== run 1 ==
Design fmad_fp32, start of the top module:
module fmad_fp32
  (
   input         clk,
   input         reset,
   input         req,
   input [31:0]  x,
   input [31:0]  y,
   input [31:0]  z,
   output [31:0] rslt,
   output [4:0]  flag
   );
Settings: LEC_CHECK=0, CAP_MARGIN=20, CELL_PAD_IN_SITES_GLOBAL_PLACEMENT=3, CORE_MARGIN=2, CORE_UTILIZATION=62, GPL_ROUTABILITY_DRIVEN=0, MAX_ROUTING_LAYER=met4, MIN_ROUTING_LAYER=met1, PLACE_DENSITY_LB_ADDON=0.14, SLEW_MARGIN=20; clock period 19.7 ns.
run.sh (not shown) runs the stock make flow with config.mk's settings and CLKGATE_MAP_FILE=.
Flow for run 1 halted at 3_1_place_gp_skip_io, error code FLW-0024.
Edits applied to the flow inputs when going from run 1 to run 2:
Settings: CORE_UTILIZATION now 65, was 62; MAX_ROUTING_LAYER no longer set, was met4; MIN_ROUTING_LAYER no longer set, was met1; CELL_PAD_IN_SITES_GLOBAL_PLACEMENT no longer set, was 3; GPL_ROUTABILITY_DRIVEN no longer set, was 0; PLACE_DENSITY_LB_ADDON no longer set, was 0.14; the clock period (ns, I/O delays scaled along) now 13.6, was 19.7.
### Flow results
The remaining runs in run 1 and run 2 completed every stage, whereas run 1 halted early.
Cell area after synthesis across run 2 and run 1: no real change.
Taking run 1 as the reference, in run 2 share of synthesized cell area in and, or, nand and nor gates held steady, chip area in the Yosys report held steady, initial standard-cell utilization of the core grew by 2.8 points, horizontal extent of the die shrank by 2.3%, async set-reset flop share out of synthesis held steady.
Height of the die (run 2 over run 1): decrease, about 2.3%
Compound-gate portion of the synthesized area: run 2 vs run 1 identical
Any difference in area share of xor/xnor cells in the synthesized design between run 2 and run 1 is small enough to ignore.
In run 2 the chip area turned out 3900 um2 lower than in run 1.
Run 2: count of standard-cell rows is 2 lower than what run 1 reported.
## Diff of input files: run 3 against run 2
Settings: ABC_AREA now 1, previously not set; CTS_CLUSTER_SIZE now 17, previously not set; CAP_MARGIN now 15, was 20; CORE_UTILIZATION now 72, was 65; CTS_CLUSTER_DIAMETER now 209, previously not set.
[summary]
Run 3 reached the final stage; the timing, design-rule and antenna checks on its layout passed. When the final numbers for run 3 and run 2 were put side by side, the total number of cells along the worst setup path turned out to be greater in run 2. Against run 2 as the reference, run 3 delivers a higher sequential element share of the synthesized area. Compared with run 2, run 3 shows a yosys-reported design area after synthesis that is 0.87% lower.

## red
fmad_fp32 again, from the RTL that the note above started with.
Design fmad_fp32, start of the top module:
module fmad_fp32
  (
   input         clk,
   input         reset,
   input         req,
   input [31:0]  x,
   input [31:0]  y,
   input [31:0]  z,
   output [31:0] rslt,
   output [4:0]  flag
   );
   wire signed [31:0] acc0, acc1, acc2, acc3;
   wire signed [9:0]  exp0, exp1, exp2, exp3;
   fmad fmad
     (
      .clk(clk),
      .reset(reset),
      .req(req),
      .req_command(1),
      .x(x),
      .y(y),
      .z(z),
      .w(32'h0),
      .acc0(acc0), .acc1(acc1), .acc2(acc2), .acc3(acc3),
      .exp0(exp0), .exp1(exp1), .exp2(exp2), .exp3(exp3),
      .rslt(rslt),
      .flag(flag)
   );
endmodule
clock: 11.0 ns
lec_check: 0
abc_area: 1
cap_margin: 0
core_aspect_ratio: 0.63
core_margin: 2
core_utilization: 72
cts_cluster_diameter: 261
cts_cluster_size: 21
max_routing_layer: met4
place_density_lb_addon: 0.19
setup_slack_margin: -0.78
slew_margin: 30
Flow for red halted at global routing, error code GRT-0232.
Edits applied to the flow inputs when going from red to blue:
# red
export LEC_CHECK = 0
export ABC_AREA = 1
export CAP_MARGIN = 0
export CORE_ASPECT_RATIO = 0.63
export CORE_MARGIN = 2
export CORE_UTILIZATION = 72
export CTS_CLUSTER_DIAMETER = 261
export CTS_CLUSTER_SIZE = 21
export MAX_ROUTING_LAYER = met4
export PLACE_DENSITY_LB_ADDON = 0.19
export SETUP_SLACK_MARGIN = -0.78
export SLEW_MARGIN = 30
create_clock -name core_clock -period 11.0 [get_ports {clk}]
# blue
export LEC_CHECK = 0
export CAP_MARGIN = 15
export CORE_MARGIN = 2
export CORE_UTILIZATION = 72
export CTS_CLUSTER_SIZE = 40
export SLEW_MARGIN = 20
create_clock -name core_clock -period 13.6 [get_ports {clk}]
Findings:
- Where area after synthesis is concerned, red is better than blue.
- Taking red as the reference point, the post-synthesis share of cell area spent on and-or and or-and gates of blue falls by 2.1 points.
- Xor/xnor cell area share of the yosys netlist was higher in blue than in red.
- Run comparison: blue dominant non-sequential cell family after synthesis AND-OR/OR-AND gates; red dominant non-sequential cell family after synthesis simple AND/OR/NAND/NOR gates
- blue against red: chip area from the yosys synthesis statistics now larger; die size saw an increase.
- red: aborted in global routing (tool error)
- blue: all stages done; final checks FAILED (setup timing).
- blue vs red: placed instance area down by a little under 10%

north:
fmad_fp32 again, from the RTL that the note above started with.
==> flow/config.mk <==
export PLATFORM = sky130hd
export DESIGN_NAME = fmad_fp32
export DESIGN_NICKNAME = fmad_fp32
export VERILOG_FILES = /design/flow/design.v
export SDC_FILE = /design/flow/constraint.sdc
export NUM_CORES = 4
export LEC_CHECK = 0
export ABC_AREA = 1
export CAP_MARGIN = 15
export CORE_ASPECT_RATIO = 0.5
export CORE_MARGIN = 2
export CORE_UTILIZATION = 72
export CTS_CLUSTER_DIAMETER = 201
export CTS_CLUSTER_SIZE = 72
export SETUP_SLACK_MARGIN = 3.18
export SLEW_MARGIN = 20
==> flow/constraint.sdc <==
create_clock -name core_clock -period 11.0 [get_ports {clk}]
set_input_delay 2.2000 -clock core_clock [delete_from_list [all_inputs] [get_ports {clk}]]
set_output_delay 2.2000 -clock core_clock [all_outputs]
set_load 0.01 [all_outputs]
north did not run to completion, as it errored out during global routing (5_1_grt).
### north -> east
==> flow/config.mk <==
export PLATFORM = sky130hd
export DESIGN_NAME = fmad_fp32
export DESIGN_NICKNAME = fmad_fp32
export VERILOG_FILES = /design/flow/design.v
export SDC_FILE = /design/flow/constraint.sdc
export NUM_CORES = 4
export LEC_CHECK = 0
export CAP_MARGIN = 20
export CORE_MARGIN = 2
export CORE_UTILIZATION = 58
export SLEW_MARGIN = 20
==> flow/constraint.sdc <==
create_clock -name core_clock -period 9.35 [get_ports {clk}]
set_input_delay 1.8700 -clock core_clock [delete_from_list [all_inputs] [get_ports {clk}]]
set_output_delay 1.8700 -clock core_clock [all_outputs]
set_load 0.01 [all_outputs]
==> results <==
[flow] east | stages: complete | final checks: fail | reason: negative setup slack. NOTE: cell area reported after detailed placement in east exceeds that of north. Against north as the reference, east delivers a lower post-synthesis cell count from yosys. Count of buffers added by post-CTS timing repair for setup ended up 49% lower on east than on north. Between east and north, the fraction of the mapped netlist area in adder cells does not differ in any meaningful way. north fits on a die that is smaller than the die of east. Die boundary height, north and east, higher one = east. east: synthesized cell count 1174 below north. Compared to north, east has CTS buffer count 29 higher.

## v34
Starting RTL as in the previous note.
==> flow/config.mk <==
export PLATFORM = sky130hd
export DESIGN_NAME = fmad_fp32
export DESIGN_NICKNAME = fmad_fp32
export VERILOG_FILES = /design/flow/design.v
export SDC_FILE = /design/flow/constraint.sdc
export NUM_CORES = 4
export LEC_CHECK = 0
export ABC_AREA = 1
export CAP_MARGIN = 0
export CORE_ASPECT_RATIO = 0.63
export CORE_MARGIN = 2
export CORE_UTILIZATION = 59
export CTS_CLUSTER_DIAMETER = 261
export MAX_ROUTING_LAYER = met4
export PLACE_DENSITY = 0.43
export SETUP_SLACK_MARGIN = -0.7
export SLEW_MARGIN = 30
==> flow/constraint.sdc <==
create_clock -name core_clock -period 9.93 [get_ports {clk}]
set_input_delay 1.9860 -clock core_clock [delete_from_list [all_inputs] [get_ports {clk}]]
set_output_delay 1.9860 -clock core_clock [all_outputs]
set_load 0.01 [all_outputs]
v34 finished all stages; layout check result: FAIL, due to setup timing.
diff inputs: v34 => v6
# v34
export LEC_CHECK = 0
export ABC_AREA = 1
export CAP_MARGIN = 0
export CORE_ASPECT_RATIO = 0.63
export CORE_MARGIN = 2
export CORE_UTILIZATION = 59
export CTS_CLUSTER_DIAMETER = 261
export MAX_ROUTING_LAYER = met4
export PLACE_DENSITY = 0.43
export SETUP_SLACK_MARGIN = -0.7
export SLEW_MARGIN = 30
create_clock -name core_clock -period 9.93 [get_ports {clk}]
# v6
export LEC_CHECK = 0
export ABC_AREA = 1
export CAP_MARGIN = 0
export CELL_PAD_IN_SITES_GLOBAL_PLACEMENT = 2
export CORE_ASPECT_RATIO = 0.63
export CORE_MARGIN = 9
export CORE_UTILIZATION = 59
export CTS_CLUSTER_DIAMETER = 261
export CTS_CLUSTER_SIZE = 36
export GPL_TIMING_DRIVEN = 0
export HOLD_SLACK_MARGIN = 0.3
export MAX_ROUTING_LAYER = met4
export PLACE_DENSITY_LB_ADDON = 0.19
export SLEW_MARGIN = 30
create_clock -name core_clock -period 15.1 [get_ports {clk}]
Findings:
Flow for v6 halted at 3_1_place_gp_skip_io, error code FLW-0024.
From v34 to v6, AND-OR/OR-AND share of the synthesized area did not move at all.
From v34 to v6 the numbers moved as follows: vertical die dimension grew by about 6%; post-synthesis register bit count was more or less identical; yosys stat chip area now sits at about the same level.
v34 -> v6: count of different cell masters after synthesis delta 0, exact match
Looking at number of placement rows, v6 sits 1.2% lower than v34 does.
v34 → v6: share of the core filled by cells before placement increased by 0.70 points relative to the old numbers; die extent in x increased by about 3.7% relative to the old numbers.
Compared with v34, die size in v6 increased by a little under 10%.
As of v6, core area had fallen slightly compared to v34.
Inputs modified between v6 and v24:
# v6
export LEC_CHECK = 0
export ABC_AREA = 1
export CAP_MARGIN = 0
export CELL_PAD_IN_SITES_GLOBAL_PLACEMENT = 2
export CORE_ASPECT_RATIO = 0.63
export CORE_MARGIN = 9
export CORE_UTILIZATION = 59
export CTS_CLUSTER_DIAMETER = 261
export CTS_CLUSTER_SIZE = 36
export GPL_TIMING_DRIVEN = 0
export HOLD_SLACK_MARGIN = 0.3
export MAX_ROUTING_LAYER = met4
export PLACE_DENSITY_LB_ADDON = 0.19
export SLEW_MARGIN = 30
create_clock -name core_clock -period 15.1 [get_ports {clk}]
# v24
export LEC_CHECK = 0
export ABC_AREA = 1
export CAP_MARGIN = 0
export CORE_ASPECT_RATIO = 0.63
export CORE_MARGIN = 2
export CORE_UTILIZATION = 59
export CTS_CLUSTER_DIAMETER = 261
export MAX_ROUTING_LAYER = met4
export PLACE_DENSITY_LB_ADDON = 0.19
export SETUP_SLACK_MARGIN = 3.14
export SLEW_MARGIN = 30
create_clock -name core_clock -period 12.0 [get_ports {clk}]
[summary]
- Fraction of the core area occupied by cells at floorplan came out lower on v24 than on v6.
- Reported for v6 and v24, cell count after synthesis turned out identical to the last digit.
- Stage in which a tool error killed v6: 3_1_place_gp_skip_io.
- Complete run, failing final checks: v24, reason setup timing.
- Die size: v24 better than v6
- From v6 to v24, cell area after technology mapping did not move at all.
> inputs changed (v24 -> v46)
# v24
export LEC_CHECK = 0
export ABC_AREA = 1
export CAP_MARGIN = 0
export CORE_ASPECT_RATIO = 0.63
export CORE_MARGIN = 2
export CORE_UTILIZATION = 59
export CTS_CLUSTER_DIAMETER = 261
export MAX_ROUTING_LAYER = met4
export PLACE_DENSITY_LB_ADDON = 0.19
export SETUP_SLACK_MARGIN = 3.14
export SLEW_MARGIN = 30
create_clock -name core_clock -period 12.0 [get_ports {clk}]
# v46
export LEC_CHECK = 0
export ABC_AREA = 1
export CAP_MARGIN = 0
export CORE_ASPECT_RATIO = 0.63
export CORE_MARGIN = 2
export CORE_UTILIZATION = 72
export CTS_CLUSTER_DIAMETER = 261
export MAX_ROUTING_LAYER = met4
export PLACE_DENSITY_LB_ADDON = 0.19
export SLEW_MARGIN = 30
create_clock -name core_clock -period 12.0 [get_ports {clk}]
Findings:
v46: it failed with a tool error in 5_1_grt, so there are no final results. Summed standard-cell area reported by yosys came out exactly the same in v24 and v46. Looking at height of the die, v46 sits 9.3% below v24. Async set-or-reset flop fraction in the synthesized netlist: v24 vs v46, no meaningful difference. v46 improves on v24 in area enclosed by the die boundary.
What v32 does differently from v46 at the input level:
# v46
export LEC_CHECK = 0
export ABC_AREA = 1
export CAP_MARGIN = 0
export CORE_ASPECT_RATIO = 0.63
export CORE_MARGIN = 2
export CORE_UTILIZATION = 72
export CTS_CLUSTER_DIAMETER = 261
export MAX_ROUTING_LAYER = met4
export PLACE_DENSITY_LB_ADDON = 0.19
export SLEW_MARGIN = 30
create_clock -name core_clock -period 12.0 [get_ports {clk}]
# v32
export LEC_CHECK = 0
export CAP_MARGIN = 20
export CORE_MARGIN = 2
export CORE_UTILIZATION = 40
export SLEW_MARGIN = 20
create_clock -name core_clock -period 16.8 [get_ports {clk}]
Findings:
Per the final summary, v32 finished and its layout is clean on timing, DRC and antenna. Diff v32..v46 | adder and majority cell fraction of the synthesized area | negligible. v32 vs v46 — number of placement rows rose about 70%. Going from v46 to v32, level count of the clock H-tree higher, number of clock sinks barely changed, final RePlAce weighted congestion -24%, total die size climbed about 80%, post-synthesis compound-gate area fraction dropped 2.1 points. v32 gives more share of synthesized area spent on multiplexers than v46 did. In v32 relative to v46, horizontal die size had gone up by a few percent. Synthesized area was lower in the run labelled v46. Area fraction in and, or, nand and nor cells after synthesis ended up 4.4 points lower on v32 than on v46.
